==> inputs of run G <==
==> flow/design.v <==
module mp2 #(
    parameter CLK_FREQ = 12000000,
    parameter INTERVAL = CLK_FREQ / 360
)(
    input logic clk,
    input logic rst,
    output logic RGB_R,
    output logic RGB_G,
    output logic RGB_B
);
    logic [31:0] counter;
    logic [8:0] hue;
    logic [7:0] pwm_r, pwm_g, pwm_b;
    logic [7:0] pwm_counter;
    always_ff @(posedge clk) begin
        if (rst) begin
            counter <= 0;
            hue <= 0;
        end
        else if (counter >= INTERVAL)
        begin
            counter <= 0;
            hue <= (hue >= 359) ? 0 : hue + 1;
        end
        else
        begin
            counter <= counter + 1;
        end
    end
    always_comb begin
        pwm_r = (hue < 60) ? 255 :
                (hue < 120) ? (255 * (120 - hue) / 60) :
                (hue < 180) ? 0 :
                (hue < 240) ? 0 :
                (hue < 300) ? (255 * (hue - 240) / 60) :
                255;
        pwm_g = (hue < 60) ? (255 * (hue - 0) / 60) :
                (hue < 180) ? 255 :
                (hue < 240) ? (255 * (240 - hue) / 60) :
                0;
        pwm_b = (hue < 120) ? 0 :
                (hue < 180) ? (255 * (hue - 120) / 60) :
                (hue < 300) ? 255 :
                (hue < 360) ? (255 * (360 - hue) / 60) :
                0;
    end
    always_ff @(posedge clk) begin
        if (rst) pwm_counter <= 0;
        else pwm_counter <= pwm_counter + 1;
    end
    assign {RGB_R, RGB_G, RGB_B} = {pwm_counter < pwm_r, pwm_counter < pwm_g, pwm_counter < pwm_b};
endmodule
==> flow/run.sh <==
#!/bin/bash
# the make line also repeats each setting of config.mk as NAME=value (left out here)
make -C /OpenROAD-flow-scripts/flow DESIGN_CONFIG=/design/flow/config.mk WORK_HOME=/design/flow/orfs CLKGATE_MAP_FILE= finish
==> flow/config.mk <==
export PLATFORM = sky130hd
export DESIGN_NAME = mp2
export DESIGN_NICKNAME = mp2
export VERILOG_FILES = /design/flow/design.v
export SDC_FILE = /design/flow/constraint.sdc
export NUM_CORES = 4
export LEC_CHECK = 0
export CAP_MARGIN = 20
export CORE_MARGIN = 2
export CORE_UTILIZATION = 65
export CTS_CLUSTER_SIZE = 80
export SETUP_SLACK_MARGIN = 3.55
export SLEW_MARGIN = 20
export TNS_END_PERCENT = 5
==> flow/constraint.sdc <==
create_clock -name core_clock -period 13.8 [get_ports {clk}]
set_input_delay 2.7600 -clock core_clock [delete_from_list [all_inputs] [get_ports {clk}]]
set_output_delay 2.7600 -clock core_clock [all_outputs]
set_load 0.01 [all_outputs]
==> inputs of run E, as changes to run G <==
Settings changed: CORE_UTILIZATION 65 to 54, CTS_CLUSTER_SIZE 80 to default, SETUP_SLACK_MARGIN 3.55 to default, TNS_END_PERCENT 5 to default.
==> flow/constraint.sdc (replaced) <==
create_clock -name core_clock -period 22.0 [get_ports {clk}]
set_input_delay 4.4000 -clock core_clock [delete_from_list [all_inputs] [get_ports {clk}]]
set_output_delay 4.4000 -clock core_clock [all_outputs]
set_load 0.01 [all_outputs]
==> inputs of run R, as changes to run G <==
Settings changed: ABC_AREA from default to 1, CORE_UTILIZATION 65 to 72, CTS_CLUSTER_SIZE 80 to 58, HOLD_SLACK_MARGIN from default to 0.28, PLACE_DENSITY from default to 0.73, SETUP_SLACK_MARGIN 3.55 to 4.56.
==> flow/constraint.sdc (replaced) <==
create_clock -name core_clock -period 16.1 [get_ports {clk}]
set_input_delay 3.2200 -clock core_clock [delete_from_list [all_inputs] [get_ports {clk}]]
set_output_delay 3.2200 -clock core_clock [all_outputs]
set_load 0.01 [all_outputs]
==> qor summary <==
	run G	run R	run E
Launching instance or port of the critical path	hue[2]	hue[3]	hue[7]
Clock network fraction of total power	3.6%	4.1%	5.4%
Fillers	1274	1236	3161
Clock transition at the register clock pins on the worst setup and hold paths after CTS	0.07 ns	0.06 ns	0.07 ns
Power Clock	0.142 mW	0.105 mW	0.0873 mW
Global-route wire length before repair	107000 um	97100 um	84900 um
Relative slew slack	31.0%	38.4%	31.5%
Die area	0.0292 mm2	0.0268 mm2	0.0350 mm2
Via density	6.53	6.41	5.89
Met2 track demand over resource	77.5%	77.0%	50.5%
Setup_tns	-3.03 ns	0 ns	0 ns
Sequential power share	3.8%	4.9%	5.8%
Total power consumption of the routed design	3.89 mW	2.59 mW	1.61 mW
Highest ir drop seen on vdd	0.183 mV	0.238 mV	0.113 mV
Layout Area Growth over Synthesis	35.9%	20.6%	4.27%
Sw Ratio	52.2%	57.4%	57.3%
Area share of and-or/or-and cells after synthesis	20.8%	11.0%	20.8%
Share of the final layout cell area in sequential cells	4.09%	4.58%	5.20%
Diodes inserted	1	0	0
Initial DRT Pass Iterations	9	9	7
Total number of nets in the final design	3225	3214	2672
Pre-CTS WS	-1.04 ns	0.766 ns	2.45 ns
Distinct lib cells	102	66	102
Outcome	complete, but fails checks	no timing/DRC/antenna violations	no timing/DRC/antenna violations
Violated checks	setup timing	-	-
Fraction of met1 tracks used by global routing	54.2%	56.9%	42.8%
Initial detailed-routing violation count	2720	2875	1095
Most used cell along the critical path	sky130_fd_sc_hd__buf_4	sky130_fd_sc_hd__nand2_2	sky130_fd_sc_hd__inv_1


==> v34: inputs <==
// mp2: RTL as listed in full above, without the edits since
==> flow/config.mk <==
export PLATFORM = sky130hd
export DESIGN_NAME = mp2
export DESIGN_NICKNAME = mp2
export VERILOG_FILES = /design/flow/design.v
export SDC_FILE = /design/flow/constraint.sdc
export NUM_CORES = 4
export LEC_CHECK = 0
export ABC_AREA = 0
export CAP_MARGIN = 20
export CELL_PAD_IN_SITES_GLOBAL_PLACEMENT = 3
export CORE_MARGIN = 2
export CORE_UTILIZATION = 35
export CTS_CLUSTER_DIAMETER = 319
export CTS_CLUSTER_SIZE = 100
export PLACE_DENSITY = 0.46
export SETUP_SLACK_MARGIN = 5.0
export SLEW_MARGIN = 20
export TNS_END_PERCENT = 10
==> flow/constraint.sdc <==
create_clock -name core_clock -period 30.0 [get_ports {clk}]
set_input_delay 6.0000 -clock core_clock [delete_from_list [all_inputs] [get_ports {clk}]]
set_output_delay 6.0000 -clock core_clock [all_outputs]
set_load 0.01 [all_outputs]
run.sh (not shown) runs the stock make flow with config.mk's settings and CLKGATE_MAP_FILE=.
==> inputs of v28, as changes to v34 <==
- ABC_AREA: 0 -> 1
- CORE_UTILIZATION: 35 -> 68
- CTS_CLUSTER_DIAMETER: 319 -> 56
- CTS_CLUSTER_SIZE: 100 -> 14
- HOLD_SLACK_MARGIN: unset -> 0.14
- PLACE_DENSITY: 0.46 -> unset
- PLACE_DENSITY_LB_ADDON: unset -> 0.02
- SETUP_SLACK_MARGIN: 5.0 -> 0.32
- SLEW_MARGIN: 20 -> 5
- TNS_END_PERCENT: 10 -> 45
==> comparison <==
Against v34, the die size of v28 is smaller by about 47%.
Synthesized cell count: v28 is higher than v34 (about 18%).
v34 completed without violations. v28 ended with an error in global placement without I/O.
In v28 the area after synthesis is larger than in v34, by about 1.6%.


==> v26 <==
// mp2: RTL as listed in full above, without the edits since
export LEC_CHECK = 0
export ABC_AREA = 1
export CAP_MARGIN = 40
export CELL_PAD_IN_SITES_GLOBAL_PLACEMENT = 1
export CORE_MARGIN = 2
export CORE_UTILIZATION = 68
export HOLD_SLACK_MARGIN = 0.14
export PLACE_DENSITY_LB_ADDON = 0.02
export SETUP_SLACK_MARGIN = 0.32
export SLEW_MARGIN = 5
export TNS_END_PERCENT = 45
create_clock -name core_clock -period 30.0 [get_ports {clk}]
==> v17: changes against v26 <==
Settings changed: ABC_AREA 1 to not set, CAP_MARGIN 40 to 15, CELL_PAD_IN_SITES_GLOBAL_PLACEMENT 1 to not set, CTS_CLUSTER_DIAMETER set to 234, CTS_CLUSTER_SIZE set to 58, HOLD_SLACK_MARGIN 0.14 to not set, MAX_ROUTING_LAYER set to met4, PLACE_DENSITY_LB_ADDON 0.02 to not set, SETUP_SLACK_MARGIN 0.32 to not set, SLEW_MARGIN 5 to 20, TNS_END_PERCENT 45 to not set.
==> flow/constraint.sdc (replaced) <==
create_clock -name core_clock -period 28.2 [get_ports {clk}]
set_input_delay 5.6400 -clock core_clock [delete_from_list [all_inputs] [get_ports {clk}]]
set_output_delay 5.6400 -clock core_clock [all_outputs]
set_load 0.01 [all_outputs]
==> v14: changes against v26 <==
Settings changed: CAP_MARGIN 40 to 20, CELL_PAD_IN_SITES_GLOBAL_PLACEMENT 1 to not set, CORE_ASPECT_RATIO set to 1.88, CORE_MARGIN 2 to 8, CORE_UTILIZATION 68 to 72, CTS_CLUSTER_DIAMETER set to 385, CTS_CLUSTER_SIZE set to 98, HOLD_SLACK_MARGIN 0.14 to not set, PLACE_DENSITY set to 0.78, PLACE_DENSITY_LB_ADDON 0.02 to not set, SETUP_SLACK_MARGIN 0.32 to -0.58, SLEW_MARGIN 5 to 20, TNS_END_PERCENT 45 to 5.
==> results <==
	v26	v14	v17
Result of the run	did not finish	complete, no violations	complete, no violations
Stage where the flow stopped	3_1_place_gp_skip_io	-	-
Standard cell core area	0.0267 mm²	0.0252 mm²	0.0261 mm²
Logic share of the area	-	78.7%	82.1%
Bufs on Longest Clock Path	-	2	2
Number of pins exceeding their max-slew limit in the final report	-	0	0
Remaining global-route overflow	-	0	0
Comb power	-	0.000964 W	0.00112 W
Chip area	0.0284 mm²	0.0312 mm²	0.0279 mm²
Complex-gate fraction of the synthesized area	11.0%	11.0%	20.8%
Post-CTS Hold Buffers	-	0	0
Hold Crit Endpoint	-	counter[15]	counter[15]
Clk cell area share	-	0.812%	0.897%
Sequential portion of the cell area	-	5.18%	5.25%
Logic area	-	0.0149 mm²	0.0154 mm²
IO Pins	-	5	5
Power per Cell Area	-	57.6 mW/mm²	67.6 mW/mm²
GRT met2 Usage	-	63.7%	59.7%
Total number of clock tree sinks	-	49	49


==> run H <==
// mp2: RTL as listed in full above, without the edits since
Settings: LEC_CHECK=0, ABC_AREA=1, CAP_MARGIN=20, CORE_MARGIN=2, CORE_UTILIZATION=72, CTS_CLUSTER_SIZE=58, HOLD_SLACK_MARGIN=-0.09, PLACE_DENSITY=0.73, SETUP_SLACK_MARGIN=4.56, SLEW_MARGIN=20, TNS_END_PERCENT=5; clock period 16.1 ns.
==> run B: changes against run H <==
ABC_AREA = default   (was 1)
CELL_PAD_IN_SITES_GLOBAL_PLACEMENT = 1   (was default)
CORE_UTILIZATION = 40   (was 72)
CTS_CLUSTER_SIZE = default   (was 58)
HOLD_SLACK_MARGIN = default   (was -0.09)
PLACE_DENSITY = default   (was 0.73)
SETUP_SLACK_MARGIN = default   (was 4.56)
SLEW_MARGIN = 5   (was 20)
TNS_END_PERCENT = default   (was 5)
==> flow/constraint.sdc (replaced) <==
create_clock -name core_clock -period 30.0 [get_ports {clk}]
set_input_delay 6.0000 -clock core_clock [delete_from_list [all_inputs] [get_ports {clk}]]
set_output_delay 6.0000 -clock core_clock [all_outputs]
set_load 0.01 [all_outputs]
==> run P: changes against run H <==
ABC_AREA = default   (was 1)
CORE_UTILIZATION = 65   (was 72)
HOLD_SLACK_MARGIN = default   (was -0.09)
MAX_ROUTING_LAYER = met4   (was default)
PLACE_DENSITY = default   (was 0.73)
SETUP_SLACK_MARGIN = default   (was 4.56)
TNS_END_PERCENT = default   (was 5)
==> flow/constraint.sdc (replaced) <==
create_clock -name core_clock -period 28.2 [get_ports {clk}]
set_input_delay 5.6400 -clock core_clock [delete_from_list [all_inputs] [get_ports {clk}]]
set_output_delay 5.6400 -clock core_clock [all_outputs]
set_load 0.01 [all_outputs]
==> summary of the runs <==
- Die area: run P is larger than run H (about 9%).
- Between run P and run B, the lower sequential power is in run B (gap about 6.6%, measured against run B).
- Non-clock buffer count: run P < run B < run H.
- Clock skew, lowest first: run B, run P, run H.
- The lowest register-to-register slack belongs to run H, the highest to run B.
- Total power, highest first: run H, run P, run B.
- Between run B and run P, the lower combinational power is in run B (gap about 6%, measured against run P).
- First-iteration DRC count: run B < run P < run H.


==> build 66 <==
// mp2: RTL as listed in full above, without the edits since
clock: 16.1 ns
lec_check: 0
abc_area: 1
cap_margin: 20
core_margin: 2
core_utilization: 72
cts_cluster_size: 58
hold_slack_margin: -0.08
place_density: 0.73
setup_slack_margin: 4.56
slew_margin: 20
==> trial 13 (differences from build 66) <==
- ABC_AREA: 1 -> default
- CTS_CLUSTER_DIAMETER: default -> 397
- CTS_CLUSTER_SIZE: 58 -> default
- HOLD_SLACK_MARGIN: -0.08 -> default
- PLACE_DENSITY: 0.73 -> 0.42
- SETUP_SLACK_MARGIN: 4.56 -> default
==> flow/constraint.sdc (replaced) <==
create_clock -name core_clock -period 12.8 [get_ports {clk}]
set_input_delay 2.5600 -clock core_clock [delete_from_list [all_inputs] [get_ports {clk}]]
set_output_delay 2.5600 -clock core_clock [all_outputs]
set_load 0.01 [all_outputs]
==> trial 51 (differences from build 66) <==
- ABC_AREA: 1 -> default
- CORE_UTILIZATION: 72 -> 40
- CTS_CLUSTER_SIZE: 58 -> default
- HOLD_SLACK_MARGIN: -0.08 -> default
- PLACE_DENSITY: 0.73 -> default
- SETUP_SLACK_MARGIN: 4.56 -> default
==> flow/constraint.sdc (replaced) <==
create_clock -name core_clock -period 22.0 [get_ports {clk}]
set_input_delay 4.4000 -clock core_clock [delete_from_list [all_inputs] [get_ports {clk}]]
set_output_delay 4.4000 -clock core_clock [all_outputs]
set_load 0.01 [all_outputs]
==> trial 82 (differences from build 66) <==
- CORE_UTILIZATION: 72 -> 35
- CTS_CLUSTER_DIAMETER: default -> 319
- CTS_CLUSTER_SIZE: 58 -> 100
- HOLD_SLACK_MARGIN: -0.08 -> default
- PLACE_DENSITY: 0.73 -> default
- SETUP_SLACK_MARGIN: 4.56 -> default
- TNS_END_PERCENT: default -> 70
==> flow/constraint.sdc (replaced) <==
create_clock -name core_clock -period 30.0 [get_ports {clk}]
set_input_delay 6.0000 -clock core_clock [delete_from_list [all_inputs] [get_ports {clk}]]
set_output_delay 6.0000 -clock core_clock [all_outputs]
set_load 0.01 [all_outputs]
==> summary.txt <==
run results: RePlAce Congestion 1.05, FP Rows 57, dpl cell area 23000 um2, Unique masters post-synth 102, number of placed instances with taps included 3057, top cells by instance count after synthesis sky130_fd_sc_hd__inv_1 (422), sky130_fd_sc_hd__ha_1 (243), sky130_fd_sc_hd__fa_1 (227), sequential area share after synthesis 5.43%, last flow stage reached 4_1_cts, post-synth area from yosys stat around 18000 um2, tool error [ERROR DPL-0038] Utilization greater than 100%, impossible to legalize, status stopped before the end
The numbers above come from trial 13.

==> summary.txt <==
fresh numbers from the pnr run: seq pwr about 0.094 mW, FP Rows 77, dpl cell area 18800 um2, sequential area share after synthesis 5.43%, status finished clean, RePlAce Congestion 0.932, number of placed instances with taps included ~2800, post-synth area from yosys stat 18100 um2, Unique masters post-synth about 100
The numbers above come from trial 51.

==> summary.txt <==
fresh numbers from the pnr run: status finished clean, number of placed instances with taps included 3283, RePlAce Congestion about 0.96, post-synth area from yosys stat ~18000 um2, FP Rows 83, dpl cell area 19300 um2, top cells by instance count after synthesis sky130_fd_sc_hd__inv_1 (601), sky130_fd_sc_hd__nand2_1 (513), sky130_fd_sc_hd__ha_1 (243), sequential area share after synthesis 5.34%
The numbers above come from trial 82.

==> summary.txt <==
run results: RePlAce Congestion 0.964, last flow stage reached 5_1_grt, dpl cell area 19100 um2, Unique masters post-synth approximately 66, tool error [ERROR GRT-0232] Routing congestion too high. Check the congestion heatmap in the GUI., number of placed instances with taps included 2924, status stopped before the end, sequential area share after synthesis 5.34%, post-synth area from yosys stat 18400 um2, FP Rows 58
The numbers above come from build 66.



==> inputs of v30 <==
RTL: the design.v shown in full above, as it stands there.
make LEC_CHECK=0 CAP_MARGIN=20 CORE_ASPECT_RATIO=0.5 CORE_MARGIN=2 CORE_UTILIZATION=72 CTS_CLUSTER_DIAMETER=397 CTS_CLUSTER_SIZE=94 PLACE_DENSITY=0.42 SETUP_SLACK_MARGIN=2.94 SLEW_MARGIN=20 finish   # period 12.8 ns
==> v12 (differences from v30) <==
- ABC_AREA: default -> 1
- CORE_ASPECT_RATIO: 0.5 -> default
- CORE_UTILIZATION: 72 -> 71
- CTS_CLUSTER_DIAMETER: 397 -> default
- CTS_CLUSTER_SIZE: 94 -> default
- PLACE_DENSITY: 0.42 -> default
- SETUP_SLACK_MARGIN: 2.94 -> default
==> flow/constraint.sdc (replaced) <==
create_clock -name core_clock -period 26.5 [get_ports {clk}]
set_input_delay 5.3000 -clock core_clock [delete_from_list [all_inputs] [get_ports {clk}]]
set_output_delay 5.3000 -clock core_clock [all_outputs]
set_load 0.01 [all_outputs]
==> v15 (differences from v30) <==
- ABC_AREA: default -> 1
- CORE_ASPECT_RATIO: 0.5 -> default
- CTS_CLUSTER_DIAMETER: 397 -> default
- CTS_CLUSTER_SIZE: 94 -> 100
- PLACE_DENSITY: 0.42 -> default
- SETUP_SLACK_MARGIN: 2.94 -> -1.2
- TNS_END_PERCENT: default -> 10
==> flow/constraint.sdc (replaced) <==
create_clock -name core_clock -period 12.7 [get_ports {clk}]
set_input_delay 2.5400 -clock core_clock [delete_from_list [all_inputs] [get_ports {clk}]]
set_output_delay 2.5400 -clock core_clock [all_outputs]
set_load 0.01 [all_outputs]
==> comparison <==
Against v12, the synthesized cell count of v30 is smaller by 15%. v30 failed in clock tree synthesis (4_1_cts). v15 aborted during global routing (5_1_grt). v12 ran to the end with no violations. The lowest die area belongs to v30, the highest to v12. In v30 the synthesized area is smaller than in v12, by 1.6%.
==> figures <==
item                                                                            v30                       v15                      v12
Sequential cell area fraction in the yosys report                             5.43%                     5.34%                    5.34%
Cells after Synth                                                              2207                      2605                     2605
Post-synthesis compound-gate area fraction                                    20.8%                     11.0%                    11.0%
Run status                                                   stopped before the end    stopped before the end  complete, no violations
Stage where the flow stopped                         clock tree synthesis (4_1_cts)  global routing (5_1_grt)                        -
Cell Type Count                                                                 102                        66                       66
Height of the die                                                            116 um                    164 um                   165 um
DP HPWL                                                                    63300 um                  53200 um                 41900 um
Number of buffers inserted by post-CTS setup repair                               -                         9                        0
Width of the die                                                             228 um                    164 um                   165 um
Post-placement setup slack                                                 -2140 ps                  -1600 ps                  8140 ps
Max Buffers Root-to-Sink                                                          -                         2                        2
TritonCTS Buffers                                                                 -                         5                        5
Average cell area after synthesis                                         8.19 um^2                 7.06 um^2                7.06 um^2
Post-cts hold-fix buffer tally                                                    -                         0                        0
TritonCTS Sinks                                                                   -                        49                       49
Total Die Area                                                           26500 um^2                26800 um^2               27200 um^2
Power figures rest on the tool's default switching activity, not on a simulated workload.
